old:
Design RandomNumberGenerator, start of the top module:
module RandomNumberGenerator(clk, rst, load, key_x, seed_r, seed_g, seed_b, Rout, Gout, Bout, Key_ready);
Size in the first run: about 92 I/O pins, about 0.014 sq mm of cells after synthesis.
export LEC_CHECK = 0
export ABC_AREA = 1
export CAP_MARGIN = 20
export CORE_MARGIN = 2
export CORE_UTILIZATION = 72
export CTS_CLUSTER_DIAMETER = 248
export CTS_CLUSTER_SIZE = 37
export HOLD_SLACK_MARGIN = -0.08
export PLACE_DENSITY_LB_ADDON = 0.26
export SLEW_MARGIN = 20
create_clock -name core_clock -period 5.52 [get_ports {clk}]
run.sh (not shown) runs the stock make flow with config.mk's settings and CLKGATE_MAP_FILE=.
old had finished all stages when the layout checks came back failing, citing setup timing.
Modified inputs, new compared to old
Settings: CTS_CLUSTER_DIAMETER now 228, was 248; HOLD_SLACK_MARGIN no longer set, was -0.08; CTS_CLUSTER_SIZE no longer set, was 37; ABC_AREA no longer set, was 1; TNS_END_PERCENT now 75, previously not set; PLACE_DENSITY_LB_ADDON no longer set, was 0.26; the clock period (ns, I/O delays scaled along) now 8.75, was 5.52.
==> comparison <==
- new: PASS, flow complete, no timing, DRC or antenna violations
- Taking old as 1.0, new lands at 0.72 on number of instances in the synthesized netlist.
- The final routed wirelength across all metal layers number comes out higher for old vs new.
- new reports its launching instance or port of the critical path as x[15] while old reports x[13].
- The area occupied by registers on new is in line with that on old.
- Share of synthesized area spent on multiplexers on new is up relative to old.
- Share of the core filled with cells in the final layout: old and new compared, higher one is old
- old → new: arithmetic-cell share of the synthesized area counting full adders, half adders and majority gates went up by 2.9 points, design area shrank by 16%, final non-filler cell total saw a decrease.
- Non-clock buffer count delta for new relative to old: 154 lower
- Compared with old, new shows a vertical extent of the die that is 3.4% lower.

========
## job 101
RandomNumberGenerator again, from the RTL that the note above started with.
clock: 5.87 ns
lec_check: 0
abc_area: 1
cap_margin: 20
core_margin: 2
core_utilization: 70
cts_cluster_diameter: 201
cts_cluster_size: 36
hold_slack_margin: -0.08
slew_margin: 20
Job 101 completed every stage of the flow, and the final layout passed the timing, DRC and antenna checks.
diff inputs: job 101 => job 102
- CORE_UTILIZATION now 40, was 70
- HOLD_SLACK_MARGIN no longer set, was -0.08
- CTS_CLUSTER_SIZE no longer set, was 36
- CTS_CLUSTER_DIAMETER no longer set, was 201
- ABC_AREA no longer set, was 1
- the clock period (ns, I/O delays scaled along) now 6.91, was 5.87
- Row yosys stat chip area: job 102 lower / job 101 higher
- Relative to job 101, met2 demand-to-capacity share in global routing has gone down in job 102.
- Comparing the two runs side by side, job 102 comes out ahead of job 101 on placed wire-length estimate after detailed placement.
- Job 102 ends up with a share of final layout cell area taken by non-clock buffers that is 1.4 points lower than in job 101.
- Higher share of the cycle needed by the critical path after routing goes to job 101 over job 102.
- On job 102: adder-cell area share of the yosys netlist is 2.9 points higher than what job 101 gave.
- Per the comparison of job 102 with job 101, count of mapped cells out of synthesis down about 28%, number of global-route vias before repair shrank by 2453, clock skew shows no meaningful change, final cell area excluding filler cells has decreased.
## Diff of input files: job 103 against job 102
- ABC_AREA now 1, previously not set
- CTS_CLUSTER_SIZE now 99, previously not set
- CORE_UTILIZATION now 72, was 40
- SETUP_SLACK_MARGIN now -0.1, previously not set
- the clock period (ns, I/O delays scaled along) now 5.69, was 6.91
[summary]
Looking at post-detailed-routing wire length, job 103 sits 8100 um above job 102. Sequential share of layout area: higher on job 102. Job 103 had finished all stages when the layout checks came back failing, citing setup timing. In summary, job 102 completed successfully, with a layout that passed the timing, DRC and antenna checks. Worst setup slack was lower in the run labelled job 103. Critical path data required time down 1.24 ns in job 103 wrt job 102.
Input changes introduced in job 104 (baseline for comparison: job 103):
- clearing CTS_CLUSTER_SIZE, which used to be 99
- clearing SETUP_SLACK_MARGIN, which used to be -0.1
- swapping 72 for 64 in CORE_UTILIZATION
- clearing ABC_AREA, which used to be 1
- swapping 5.69 for 6.76 in the clock period (ns, I/O delays scaled along)
## What came out
- Of job 104 and job 103, it is job 104 that has the lower final cell area excluding filler cells.
- Delta (job 104 minus job 103): total die area saw an increase, wire length now smaller, time the worst path needs with I/O delays and setup now sits higher.
- Job 104: all stages complete, timing, DRC and antenna checks passed
Edits applied to the flow inputs when going from job 104 to job 105:
- putting PLACE_DENSITY_LB_ADDON at 0.2 where nothing was set
- putting ABC_AREA at 1 where nothing was set
- swapping 64 for 71 in CORE_UTILIZATION
- swapping 6.76 for 5.28 in the clock period (ns, I/O delays scaled along)
Notes after the runs:
Job 105 vs job 104, detailed placement HPWL went up by 34%. Summary across job 105 and job 104: the single failing run is job 105. In the final reports, the cell area of job 105 is larger than that of job 104. Area of the mapped netlist: lower on job 104. Job 105 against job 104: wire length higher, register fraction of the total cell area down 4.2 points, multi-input logic area up 14%. Source-to-sink clock delay at the later pin of the worst-skew pair: lower on job 104. Data arrival time at the worst-slack endpoint: higher on job 105.
